==> 08-23 <==
==> flow/design.v (excerpt) <==
module top(input clk, rst, ball_speed, serve_type, angle, bat_size, restart, start, en_color, auto, hard_mode, input[3:0] mode, max_score, input[8:0] adc, output sel, size, output sound, output [9:0] RED, GRN, BLU, output HSYNC, VSYNC, px_clk, blank);
clock: 7.84 ns
lec_check: 0
cap_margin: 20
core_margin: 2
core_utilization: 70
cts_cluster_size: 62
hold_slack_margin: 0.29
setup_slack_margin: -0.71
slew_margin: 20
run.sh (not shown) runs the stock make flow with config.mk's settings and CLKGATE_MAP_FILE=.
==> 06-21 (differences from 08-23) <==
ABC_AREA = 1   (was default)
CORE_UTILIZATION = 62   (was 70)
CTS_CLUSTER_DIAMETER = 24   (was default)
CTS_CLUSTER_SIZE = 48   (was 62)
GPL_ROUTABILITY_DRIVEN = 0   (was default)
HOLD_SLACK_MARGIN = default   (was 0.29)
MIN_ROUTING_LAYER = met2   (was default)
PLACE_DENSITY = 0.61   (was default)
SETUP_SLACK_MARGIN = 1.4   (was -0.71)
==> flow/constraint.sdc (replaced) <==
create_clock -name core_clock -period 8.67 [get_ports {clk}]
set_input_delay 1.7340 -clock core_clock [delete_from_list [all_inputs] [get_ports {clk}]]
set_output_delay 1.7340 -clock core_clock [all_outputs]
set_load 0.01 [all_outputs]
==> 08-06 (differences from 08-23) <==
ABC_AREA = 1   (was default)
CORE_ASPECT_RATIO = 0.9   (was default)
CORE_UTILIZATION = 56   (was 70)
CTS_CLUSTER_SIZE = default   (was 62)
HOLD_SLACK_MARGIN = -0.01   (was 0.29)
PLACE_DENSITY = 0.6   (was default)
SETUP_SLACK_MARGIN = default   (was -0.71)
SLEW_MARGIN = 35   (was 20)
TNS_END_PERCENT = 25   (was default)
==> flow/constraint.sdc (replaced) <==
create_clock -name core_clock -period 7.07 [get_ports {clk}]
set_input_delay 1.4140 -clock core_clock [delete_from_list [all_inputs] [get_ports {clk}]]
set_output_delay 1.4140 -clock core_clock [all_outputs]
set_load 0.01 [all_outputs]
==> 03-07 (differences from 08-23) <==
ABC_AREA = 0   (was default)
CAP_MARGIN = 25   (was 20)
CORE_UTILIZATION = 69   (was 70)
CTS_CLUSTER_SIZE = default   (was 62)
HOLD_SLACK_MARGIN = default   (was 0.29)
SETUP_SLACK_MARGIN = -0.34   (was -0.71)
TNS_END_PERCENT = 100   (was default)
==> flow/constraint.sdc (replaced) <==
create_clock -name core_clock -period 5.29 [get_ports {clk}]
set_input_delay 1.0580 -clock core_clock [delete_from_list [all_inputs] [get_ports {clk}]]
set_output_delay 1.0580 -clock core_clock [all_outputs]
set_load 0.01 [all_outputs]
==> results <==
- In 08-23 the critical path depth is lower than in 08-06, by 33.
- 08-06 went through all stages and came out clean. 08-23 went through all stages and came out clean. 03-07 finished but failed the layout checks on negative setup slack. 06-21 never finished: it broke off in 5_1_grt.
- Utilization: 08-06 < 08-23 < 03-07.
- Via count: 08-06 < 08-23 < 03-07.
- In 08-06 the worst setup slack is lower than in 08-23, by 0.038 ns.
- The highest clock power belongs to 03-07, the lowest to 08-23.
- In sequential cell count, 08-23 and 03-07 do not differ.
- Clock skew: 08-23 > 03-07 > 08-06.
- The highest clock-buffer cell count belongs to 08-06, the lowest to 08-23.
- Of 08-23 and 08-06, 08-06 has the higher hold slack (gap 0.00087 ns).
==> figures <==
| quantity | 08-23 | 06-21 | 08-06 | 03-07 |
|---|---|---|---|---|
| Type of the worst min-delay path | reg -> reg | - | reg -> reg | reg -> reg |
| Cell with the most instances after synthesis | ha_1 | nand2_1 | nand2_1 | ha_1 |
| Synthesized-area fraction occupied by ao, oa, aoi and oai cells | 26.4% | 20.5% | 20.5% | 26.4% |
| Vias per cell | 7.33 | - | 5.93 | 7.05 |
| Initial Utilization | 70.5% | 62.4% | 56.2% | 69.3% |
| Crit path DAT | 7.85 ns | - | 7.14 ns | 6.16 ns |
| Post-CTS setup repair buffer count | 0 | 3 | 0 | 0 |
| Comb area | 0.0430 mm^2 | - | 0.0375 mm^2 | 0.0433 mm^2 |
| Fin crit share | 94.8% | - | 94.8% | 108% |
| Clock tree skew after final layout | 0.0374 ns | - | 0.0172 ns | 0.0312 ns |
| Insertion delay of the later-clocked pin in the worst-skew pair | 0.57 ns | - | 0.57 ns | 0.57 ns |
| Capture instance of the worst register-to-register path | video_encoder.px_data_ff | - | video_encoder.px_data_ff | video_encoder.px_data_ff |
| Logic power comb | 1.50 mW | - | 1.56 mW | 2.24 mW |
| Power per cell area | 74.9 mW/mm^2 | - | 83.7 mW/mm^2 | 99.8 mW/mm^2 |
| CP Buf/Inv Count | 1 | - | 11 | 8 |
| Result of the run | no timing/DRC/antenna violations | aborted with a tool error | no timing/DRC/antenna violations | finished with violations |
| Last stage reached | - | 5_1_grt | - | - |
| Violated checks | - | - | - | negative setup slack |
| Die width | 275 um | 280 um | 310 um | 277 um |
| Number of failing setup endpoints in the final timing report | 0 | - | 0 | 1 |
| R2r startpoint | vga_controller.hcount_ff[3] | - | vga_controller.hcount_ff[8] | vga_controller.hcount_ff[2] |

---

==> 08-18 <==
top again, from the RTL that the note above started with.
export LEC_CHECK = 0
export ABC_AREA = 1
export CAP_MARGIN = 25
export CORE_MARGIN = 2
export CORE_UTILIZATION = 37
export SETUP_SLACK_MARGIN = 1.06
export SLEW_MARGIN = 0
export TNS_END_PERCENT = 35
create_clock -name core_clock -period 5.56 [get_ports {clk}]
==> 03-12 (differences from 08-18) <==
==> flow/config.mk (replaced) <==
export PLATFORM = sky130hd
export DESIGN_NAME = top
export DESIGN_NICKNAME = top
export VERILOG_FILES = /design/flow/design.v
export SDC_FILE = /design/flow/constraint.sdc
export NUM_CORES = 4
export LEC_CHECK = 0
export CAP_MARGIN = 20
export CORE_MARGIN = 2
export CORE_UTILIZATION = 68
export CTS_CLUSTER_SIZE = 34
export SLEW_MARGIN = 20
==> flow/constraint.sdc (replaced) <==
create_clock -name core_clock -period 5.18 [get_ports {clk}]
set_input_delay 1.0360 -clock core_clock [delete_from_list [all_inputs] [get_ports {clk}]]
set_output_delay 1.0360 -clock core_clock [all_outputs]
set_load 0.01 [all_outputs]
==> Changelog: implementation <==
## Flow update

- DP Wirelength: roughly 150 mm
- Final Setup Violations: 5
- Drt pass-1 iters: 8
- Area Overhead vs Synth: 37.2%
- Fraction of area in multi-input gates: 0.611
- Met1 WL: 80.6 mm
- Final TNS setup: -0.694 ns
- Status: finished with violations
- R2r worst-path depth: 53
- Metal3 WL: 11.4 mm
- TritonCTS Buffers: 25
- Top cells by count, synth: nand2_1, inv_1, ha_1
- Post-synthesis average cell area: 6.35 µm²
- Die footprint: about 130,000 µm²
- Synth top area share: 0.229
- Clock-cell share of area: 0.0138
- Fail Reasons: negative setup slack
- Setup WS post-layout: -0.594 ns
- Peak VDD IR: between 0.0002 and 0.0003 V
- Crit-path most repeated cell: nand2_1
- Psw: 2350 µW
The numbers above come from 08-18.

==> Changelog: implementation <==
## Flow update

- Status: finished with violations
- Fail Reasons: negative setup slack
- Final TNS setup: -0.574 ns
- Final Setup Violations: 7
- Met1 WL: 73.9 mm
- Psw: 2440 µW
- Post-synthesis average cell area: 7.43 µm²
- Die footprint: 77,700 µm²
- Setup WS post-layout: -0.513 ns
- Area Overhead vs Synth: 20.0%
- Met3 usage: 0.158
- Synth top area share: 0.211
- Metal3 WL: 28.1 mm
- Fraction of area in multi-input gates: 0.718
- Worst-path clk slew: 0.07 ns
- Peak VDD IR: 0.000450 V
- Drt pass-1 iters: 14
- Crit-path most repeated cell: buf_4
- TritonCTS Buffers: 24
The numbers above come from 03-12.


---

==> run X <==
top again, from the RTL that the note above started with.
Settings: LEC_CHECK=0, ABC_AREA=1, CAP_MARGIN=0, CORE_MARGIN=2, CORE_UTILIZATION=72, CTS_CLUSTER_DIAMETER=209, SETUP_SLACK_MARGIN=-0.41, SLEW_MARGIN=15, TNS_END_PERCENT=80; clock period 6.44 ns.
==> run R: changes against run X <==
Settings changed: CAP_MARGIN 0 to 30, CTS_CLUSTER_DIAMETER 209 to default, CTS_CLUSTER_SIZE from default to 71, PLACE_DENSITY_LB_ADDON from default to 0.06, SETUP_SLACK_MARGIN -0.41 to 0.74, SLEW_MARGIN 15 to 10, TNS_END_PERCENT 80 to 35.
==> flow/constraint.sdc (replaced) <==
create_clock -name core_clock -period 2.5 [get_ports {clk}]
set_input_delay 0.5000 -clock core_clock [delete_from_list [all_inputs] [get_ports {clk}]]
set_output_delay 0.5000 -clock core_clock [all_outputs]
set_load 0.01 [all_outputs]
==> comparison table <==
| metric | run R | run X |
|---|---|---|
| Yosys-reported design area after synthesis | 47300 um^2 | 47300 um^2 |
| Row count | 93 | 93 |
| Cell count in the Yosys report | 7446 | 7446 |
| Die Footprint | 67700 um^2 | 67700 um^2 |
| Number of flip-flops and latches in the synthesized netlist | 205 | 205 |
| Xor/xnor cell area share of the yosys netlist | 6.09% | 6.09% |
| Pre-placement core utilization | 73.0% | 73.0% |
| Predominant post-synthesis flop cell | sky130_fd_sc_hd__dfrtp_1 | sky130_fd_sc_hd__dfrtp_1 |
| Cell with the most instances after synthesis | sky130_fd_sc_hd__nand2_1 | sky130_fd_sc_hd__nand2_1 |
| Yosys cell types | 87 | 87 |
| Routability-driven placement congestion ratio | 1.24 | 1.26 |
| Sequential area share after synthesis | 10.9% | 10.9% |
| Area fraction in full adders, half adders and majority gates | 23.4% | 23.4% |
| Synthesized instance count | 7446 | 7446 |
| Status | did not finish | finished with violations |
| Last stage reached | detailed placement (3_5_place_dp) | - |
| Layout check failures | - | setup timing |
| Width of the die | 260 um | 260 um |
| Area share of the leading cell type in the synthesized netlist | 22.9% | 22.9% |
| Cell area after synthesis | 47300 um^2 | 47300 um^2 |
| Post-synthesis simple-gate area fraction | 28.1% | 28.1% |
| Post-Synth AOI/OAI Area | 20.5% | 20.5% |

---

==> try-lagoon: inputs <==
top again, from the RTL that the note above started with.
## top
module top(input clk, rst, ball_speed, serve_type, angle, bat_size, restart, start, en_color, auto, hard_mode, input[3:0] mode, max_score, input[8:0] adc, output sel, size, output sound, output [9:0] RED, GRN, BLU, output HSYNC, VSYNC, px_clk, blank);
==> flow/config.mk <==
export PLATFORM = sky130hd
export DESIGN_NAME = top
export DESIGN_NICKNAME = top
export VERILOG_FILES = /design/flow/design.v
export SDC_FILE = /design/flow/constraint.sdc
export NUM_CORES = 4
export LEC_CHECK = 0
export ABC_AREA = 1
export CAP_MARGIN = 20
export CORE_ASPECT_RATIO = 0.9
export CORE_MARGIN = 2
export CORE_UTILIZATION = 56
export CTS_CLUSTER_SIZE = 27
export GPL_TIMING_DRIVEN = 1
export HOLD_SLACK_MARGIN = -0.01
export MAX_ROUTING_LAYER = met4
export PLACE_DENSITY = 0.6
export SETUP_SLACK_MARGIN = 2.0
export SLEW_MARGIN = 35
export TNS_END_PERCENT = 25
==> flow/constraint.sdc <==
create_clock -name core_clock -period 7.07 [get_ports {clk}]
set_input_delay 1.4140 -clock core_clock [delete_from_list [all_inputs] [get_ports {clk}]]
set_output_delay 1.4140 -clock core_clock [all_outputs]
set_load 0.01 [all_outputs]
==> try-juniper: changes against try-lagoon <==
==> flow/config.mk (replaced) <==
export PLATFORM = sky130hd
export DESIGN_NAME = top
export DESIGN_NICKNAME = top
export VERILOG_FILES = /design/flow/design.v
export SDC_FILE = /design/flow/constraint.sdc
export NUM_CORES = 4
export LEC_CHECK = 0
export ABC_AREA = 0
export CAP_MARGIN = 20
export CELL_PAD_IN_SITES_GLOBAL_PLACEMENT = 2
export CORE_ASPECT_RATIO = 0.9
export CORE_MARGIN = 2
export CORE_UTILIZATION = 56
export CTS_CLUSTER_SIZE = 27
export GPL_TIMING_DRIVEN = 1
export HOLD_SLACK_MARGIN = -0.01
export MAX_ROUTING_LAYER = met5
export MIN_ROUTING_LAYER = met2
export PLACE_DENSITY_LB_ADDON = 0.02
export SETUP_SLACK_MARGIN = 2.0
export SLEW_MARGIN = 35
export TNS_END_PERCENT = 50
==> try-cedar: changes against try-lagoon <==
==> flow/config.mk (replaced) <==
export PLATFORM = sky130hd
export DESIGN_NAME = top
export DESIGN_NICKNAME = top
export VERILOG_FILES = /design/flow/design.v
export SDC_FILE = /design/flow/constraint.sdc
export NUM_CORES = 4
export LEC_CHECK = 0
export ABC_AREA = 1
export CAP_MARGIN = 20
export CORE_MARGIN = 2
export CORE_UTILIZATION = 13
export PLACE_DENSITY = 0.6
export SLEW_MARGIN = 20
==> flow/constraint.sdc (replaced) <==
create_clock -name core_clock -period 14.0 [get_ports {clk}]
set_input_delay 2.8000 -clock core_clock [delete_from_list [all_inputs] [get_ports {clk}]]
set_output_delay 2.8000 -clock core_clock [all_outputs]
set_load 0.01 [all_outputs]
==> impl_metrics.env <==
# yosys + openroad results
export IMPL_combPwrFrac=0.352
export IMPL_core_um2=84000
export IMPL_wirelength_um=172000
export IMPL_via_per_inst=6.00
export IMPL_worstSetupStartpoint="vga_controller.hcount_ff[9]"
export IMPL_grt_total_usage=0.393
export IMPL_cp_slowest_cell="dfrtp_1"
export IMPL_status="complete, no violations"
Source of the figures above: try-lagoon

==> impl_metrics.env <==
# yosys + openroad results
export IMPL_die_h_um=291
export IMPL_core_um2=91000
export IMPL_ys_top_cells_by_count="865 x ha_1, 548 x nand2_1, 534 x nor2_1, 469 x inv_1, 452 x o21ai_0"
export IMPL_row_count=105
export IMPL_haltStage="global placement without I/O"
export IMPL_die_area_um2=94200
export IMPL_synth_warnings=12
export IMPL_synth_adder_area_share=0.218
export IMPL_ys_types=123
export IMPL_firstError="[ERROR FLW-0024] Place density exceeds 1.0 (current PLACE_DENSITY_LB_ADDON =  0.02). Please check if the value of  PLACE_DENSITY_LB_ADDON is between 0 and 0.99."
export IMPL_postSynth_asyncResetShare=0.951
export IMPL_status="aborted with a tool error"
Source of the figures above: try-juniper

==> impl_metrics.env <==
# yosys + openroad results
export IMPL_core_um2=362000
export IMPL_ys_flop_type="dfrtp_1"
export IMPL_wirelength_um=170000
export IMPL_combGateArea_um2=37000
export IMPL_hp_start="game_controller.state_ff[0]"
export IMPL_worstSetupStartpoint="vga_controller.hcount_ff[7]"
export IMPL_wl_per_cell_um=13.8
export IMPL_via_per_inst=4.07
export IMPL_cp_slowest_cell="inv_1"
export IMPL_combPwrFrac=0.343
export IMPL_grt_total_usage=0.0884
export IMPL_status="complete, no violations"
Source of the figures above: try-cedar


---

==> build 85: inputs <==
Starting RTL as in the previous note.
Settings: LEC_CHECK=0, ABC_AREA=1, CAP_MARGIN=35, CELL_PAD_IN_SITES_DETAIL_PLACEMENT=2, CELL_PAD_IN_SITES_GLOBAL_PLACEMENT=2, CORE_MARGIN=2, CORE_UTILIZATION=37, GPL_TIMING_DRIVEN=0, PLACE_DENSITY_LB_ADDON=0.02, SETUP_SLACK_MARGIN=1.06, SLEW_MARGIN=10, TNS_END_PERCENT=15; clock period 5.56 ns.
==> trial 65 (differences from build 85) <==
- CELL_PAD_IN_SITES_DETAIL_PLACEMENT: 2 -> 1
- CELL_PAD_IN_SITES_GLOBAL_PLACEMENT: 2 -> 1
- SLEW_MARGIN: 10 -> 40
==> build 84 (differences from build 85) <==
- ABC_AREA: 1 -> not set
- CAP_MARGIN: 35 -> 20
- CELL_PAD_IN_SITES_GLOBAL_PLACEMENT: 2 -> not set
- CORE_UTILIZATION: 37 -> 63
- GPL_TIMING_DRIVEN: 0 -> not set
- MAX_ROUTING_LAYER: not set -> met5
- PLACE_DENSITY_LB_ADDON: 0.02 -> not set
- SETUP_SLACK_MARGIN: 1.06 -> not set
- SLEW_MARGIN: 10 -> 30
- TNS_END_PERCENT: 15 -> not set
==> flow/constraint.sdc (replaced) <==
create_clock -name core_clock -period 13.3 [get_ports {clk}]
set_input_delay 2.6600 -clock core_clock [delete_from_list [all_inputs] [get_ports {clk}]]
set_output_delay 2.6600 -clock core_clock [all_outputs]
set_load 0.01 [all_outputs]
==> trial 82 (differences from build 85) <==
- ABC_AREA: 1 -> not set
- CAP_MARGIN: 35 -> 20
- CELL_PAD_IN_SITES_DETAIL_PLACEMENT: 2 -> not set
- CELL_PAD_IN_SITES_GLOBAL_PLACEMENT: 2 -> not set
- CORE_UTILIZATION: 37 -> 64
- GPL_TIMING_DRIVEN: 0 -> not set
- PLACE_DENSITY_LB_ADDON: 0.02 -> not set
- SETUP_SLACK_MARGIN: 1.06 -> 2.07
- SLEW_MARGIN: 10 -> 20
- TNS_END_PERCENT: 15 -> not set
==> flow/constraint.sdc (replaced) <==
create_clock -name core_clock -period 7.5 [get_ports {clk}]
set_input_delay 1.5000 -clock core_clock [delete_from_list [all_inputs] [get_ports {clk}]]
set_output_delay 1.5000 -clock core_clock [all_outputs]
set_load 0.01 [all_outputs]
==> results <==
- Trial 82 finished with timing, DRC and antenna clean. Build 84 aborted during 3_5_place_dp. Trial 65 reached the layout checks and failed them: negative setup slack. Build 85 finished with negative setup slack left.
- Routed wire length, lowest first: trial 65, trial 82, build 85.
- The highest total power belongs to build 85, the lowest to trial 82.
- The lowest clock skew belongs to trial 65, the highest to trial 82.
- Against build 85, the sequential share of layout area of trial 65 is higher by 0.055 points.
==> figures <==
metric                                        trial 82                    trial 65                    build 85                build 84
Run status            no timing/DRC/antenna violations  complete, but fails checks  complete, but fails checks  stopped before the end
Failing step                                         -                           -                           -            3_5_place_dp
Violated checks                                      -        negative setup slack        negative setup slack                       -
Adder-cell share of the synthesized area         21.8%                       23.4%                       23.4%                   21.8%
Critical path arrival                          6130 ps                     7470 ps                     7820 ps                       -
Most common cell in the synthesized netlist       ha_1                     nand2_1                     nand2_1                    ha_1
Compound Share, Synth                            26.4%                       20.5%                       20.5%                   26.4%
Cells on Worst Hold Path                             0                           0                           0                       -
Root Driver                                  clkbuf_16                   clkbuf_16                   clkbuf_16                       -
Drt via density                                   7.10                        5.60                        5.86                       -
Initial Utilization                              64.8%                       37.2%                       37.2%                   63.7%
Non-clock buffers                                  462                         349                         377                       -
No activity file was given, so power comes from the tool's default toggle rates.
